== lane 1 ==
==> flow/design.v (excerpt) <==
module miniRV (
    input   wire                clk,
    input   wire                rst,
    input   wire[31:0]      inst_i,
    input   wire[31:0]      mem_rdata_i,
    output  wire[13:0]   inst_addr_o,
    output  wire[15:0]          mem_addr_o,
    output  wire                mem_wen_o,
    output  wire[31:0]      mem_wdata_o,
    output          debug_wb_have_inst,    
    output [31:0]   debug_wb_pc,           
    output          debug_wb_ena,          
    output [4:0]    debug_wb_reg,          
    output [31:0]   debug_wb_value         
);
Size: roughly 5300 cells after synthesis, about 200 I/O pins.
clock: 6.39 ns
lec_check: 0
cap_margin: 20
core_margin: 2
core_utilization: 70
cts_cluster_diameter: 60
cts_cluster_size: 44
setup_slack_margin: 1.83
slew_margin: 20
run.sh (not shown) runs the stock make flow with config.mk's settings and CLKGATE_MAP_FILE=.
5_1_grt: lane 1 exited with error
Changes in lane 2 relative to lane 1:
-- flow/config.mk --
<<< lane 1, line 9
export CORE_MARGIN = 2
export CORE_UTILIZATION = 70
export CTS_CLUSTER_DIAMETER = 60
export CTS_CLUSTER_SIZE = 44
export SETUP_SLACK_MARGIN = 1.83
export SLEW_MARGIN = 20
>>> lane 2, line 9
export CORE_MARGIN = 2
export CORE_UTILIZATION = 40
export SLEW_MARGIN = 20
==> flow/constraint.sdc <==
create_clock -name core_clock -period 8.95 [get_ports {clk}]
set_input_delay 1.7900 -clock core_clock [delete_from_list [all_inputs] [get_ports {clk}]]
set_output_delay 1.7900 -clock core_clock [all_outputs]
set_load 0.01 [all_outputs]
==> comparison <==
- Lane 2 did not stop at any stage, and its layout met the timing, design-rule and antenna checks.
- Post-synthesis instance area: lane 2 vs lane 1, no meaningful difference
- Number of buffers added by the clock tree synthesis step, lane 2 vs lane 1: up by more than a quarter
- Pre-CTS setup slack was lower in lane 1 than in lane 2.
- Lane 1 → lane 2: die boundary width increased 32%, die outline height up about 30%, chip area line of the yosys report comparable.
- Compared with lane 1, area enclosed by the die boundary in lane 2 increased by more than half.

* * *

Starting RTL as in the previous note.
Settings: LEC_CHECK=0, CAP_MARGIN=30, CELL_PAD_IN_SITES_DETAIL_PLACEMENT=0, CORE_ASPECT_RATIO=0.88, CORE_MARGIN=3, CORE_UTILIZATION=43, CTS_CLUSTER_SIZE=89, GPL_ROUTABILITY_DRIVEN=1, MIN_ROUTING_LAYER=met1, SLEW_MARGIN=20, TNS_END_PERCENT=80; clock period 7.73 ns.
==> next run, changes <==
- ABC_AREA: default -> 1
- CAP_MARGIN: 30 -> 20
- CELL_PAD_IN_SITES_DETAIL_PLACEMENT: 0 -> default
- CORE_ASPECT_RATIO: 0.88 -> default
- CORE_MARGIN: 3 -> 2
- CORE_UTILIZATION: 43 -> 57
- CTS_CLUSTER_SIZE: 89 -> default
- GPL_ROUTABILITY_DRIVEN: 1 -> default
- MIN_ROUTING_LAYER: met1 -> default
- SETUP_SLACK_MARGIN: default -> 0.51
- TNS_END_PERCENT: 80 -> default
- clock period: 7.73 -> 4.97 ns (I/O delays scaled with it)
What happened: Now the flow ran to the end with violations: negative setup slack; die size came out lower by 22%; global-route usage came out higher by 18 points; sequential share of layout area came out lower by 4.9 points; final cell count came out higher by 51%; utilization came out higher by 22 points.

* * *

## build 11
Starting RTL as in the previous note.
Design miniRV, start of the top module:
module miniRV (
    input   wire                clk,
    input   wire                rst,
    input   wire[31:0]      inst_i,
    input   wire[31:0]      mem_rdata_i,
    output  wire[13:0]   inst_addr_o,
    output  wire[15:0]          mem_addr_o,
    output  wire                mem_wen_o,
    output  wire[31:0]      mem_wdata_o,
    output          debug_wb_have_inst,    
    output [31:0]   debug_wb_pc,           
    output          debug_wb_ena,          
    output [4:0]    debug_wb_reg,          
    output [31:0]   debug_wb_value         
);
Settings: LEC_CHECK=0, ABC_AREA=1, CAP_MARGIN=10, CELL_PAD_IN_SITES_DETAIL_PLACEMENT=1, CELL_PAD_IN_SITES_GLOBAL_PLACEMENT=1, CORE_MARGIN=5, CORE_UTILIZATION=38, CTS_CLUSTER_DIAMETER=134, HOLD_SLACK_MARGIN=-0.04, MAX_ROUTING_LAYER=met4, PLACE_DENSITY=0.45, SLEW_MARGIN=15, TNS_END_PERCENT=10; clock period 5.03 ns.
Although it ran to completion, build 11 produced a layout that fails the final checks because of setup timing.
--- input diff build 11..build 69 ---
# build 11
export LEC_CHECK = 0
export ABC_AREA = 1
export CAP_MARGIN = 10
export CELL_PAD_IN_SITES_DETAIL_PLACEMENT = 1
export CELL_PAD_IN_SITES_GLOBAL_PLACEMENT = 1
export CORE_MARGIN = 5
export CORE_UTILIZATION = 38
export CTS_CLUSTER_DIAMETER = 134
export HOLD_SLACK_MARGIN = -0.04
export MAX_ROUTING_LAYER = met4
export PLACE_DENSITY = 0.45
export SLEW_MARGIN = 15
export TNS_END_PERCENT = 10
create_clock -name core_clock -period 5.03 [get_ports {clk}]
# build 69
export LEC_CHECK = 0
export CAP_MARGIN = 20
export CORE_MARGIN = 2
export CORE_UTILIZATION = 72
export PLACE_DENSITY = 0.66
export SLEW_MARGIN = 20
create_clock -name core_clock -period 7.78 [get_ports {clk}]
## What came out
Build 69: it failed with a tool error in 4_1_cts, so there are no final results.
Build 69 against build 11: chip area from the yosys synthesis statistics shrank by 3.5%; estimated wirelength of the detail-placed design dropped 29%; worst setup slack after placement now sits higher; full die area went down by about 50%; yosys stat cell total -3987.
Taking build 11 as the reference, in build 69 post-synthesis instance area fell by 2700 sq um, synthesized cell count fell by 43%, width of the die fell by about 30%.
The following lists how build 54 was set up differently from build 69:
# build 69
export LEC_CHECK = 0
export CAP_MARGIN = 20
export CORE_MARGIN = 2
export CORE_UTILIZATION = 72
export PLACE_DENSITY = 0.66
export SLEW_MARGIN = 20
create_clock -name core_clock -period 7.78 [get_ports {clk}]
# build 54
export LEC_CHECK = 0
export CAP_MARGIN = 20
export CORE_MARGIN = 2
export CORE_UTILIZATION = 72
export CTS_CLUSTER_SIZE = 22
export PLACE_DENSITY = 0.66
export SETUP_SLACK_MARGIN = 1.9
export SLEW_MARGIN = 20
create_clock -name core_clock -period 6.43 [get_ports {clk}]
[summary]
From build 54 to build 69, post-synthesis sequential element count did not move at all.
Build 69 → build 54: post-synth tally of flip-flops with integrated enable has remained practically unchanged; quantity of I/O buffers inserted on ports did not really move.
Diff build 69..build 54 | core region area | unchanged
None of the runs build 54 and build 69 ends with a clean layout.
Build 54 | ERROR | 5_1_grt
Compared with build 69, placed cell count in build 54 increased by a little under 10%.
Build 69 -> build 54: cell count after synthesis delta 0, exact match
Re aoi/oai-family share of the synthesized area: no difference whatsoever between build 69 and build 54.
Detailed placer's ending HPWL delta for build 54 relative to build 69: 16000 microns higher
The post-placement setup slack of build 54 falls short of that of build 69 by 0.74 ns.
Inputs modified between build 54 and build 30:
# build 54
export LEC_CHECK = 0
export CAP_MARGIN = 20
export CORE_MARGIN = 2
export CORE_UTILIZATION = 72
export CTS_CLUSTER_SIZE = 22
export PLACE_DENSITY = 0.66
export SETUP_SLACK_MARGIN = 1.9
export SLEW_MARGIN = 20
create_clock -name core_clock -period 6.43 [get_ports {clk}]
# build 30
export LEC_CHECK = 0
export CAP_MARGIN = 20
export CORE_MARGIN = 2
export CORE_UTILIZATION = 57
export SLEW_MARGIN = 20
create_clock -name core_clock -period 7.28 [get_ports {clk}]
Findings:
Build 30 completed end to end; final checks failed (setup timing). Synthesized area: build 54 vs build 30 identical. Against build 54, build 30 reports a post-cts sizing count that is lower. As far as area fraction in mux cells goes, build 30 and build 54 are indistinguishable; the numbers are identical. Build 30 -> build 54: area fraction in compound gates flat. Changes observed in build 30 relative to build 54: number of buffers inserted during clock tree synthesis higher, post-detailed-placement cell area lower, die area higher, number of setup buffers added after CTS lower. Cell total after placement delta (build 30 -> build 54): insignificant.
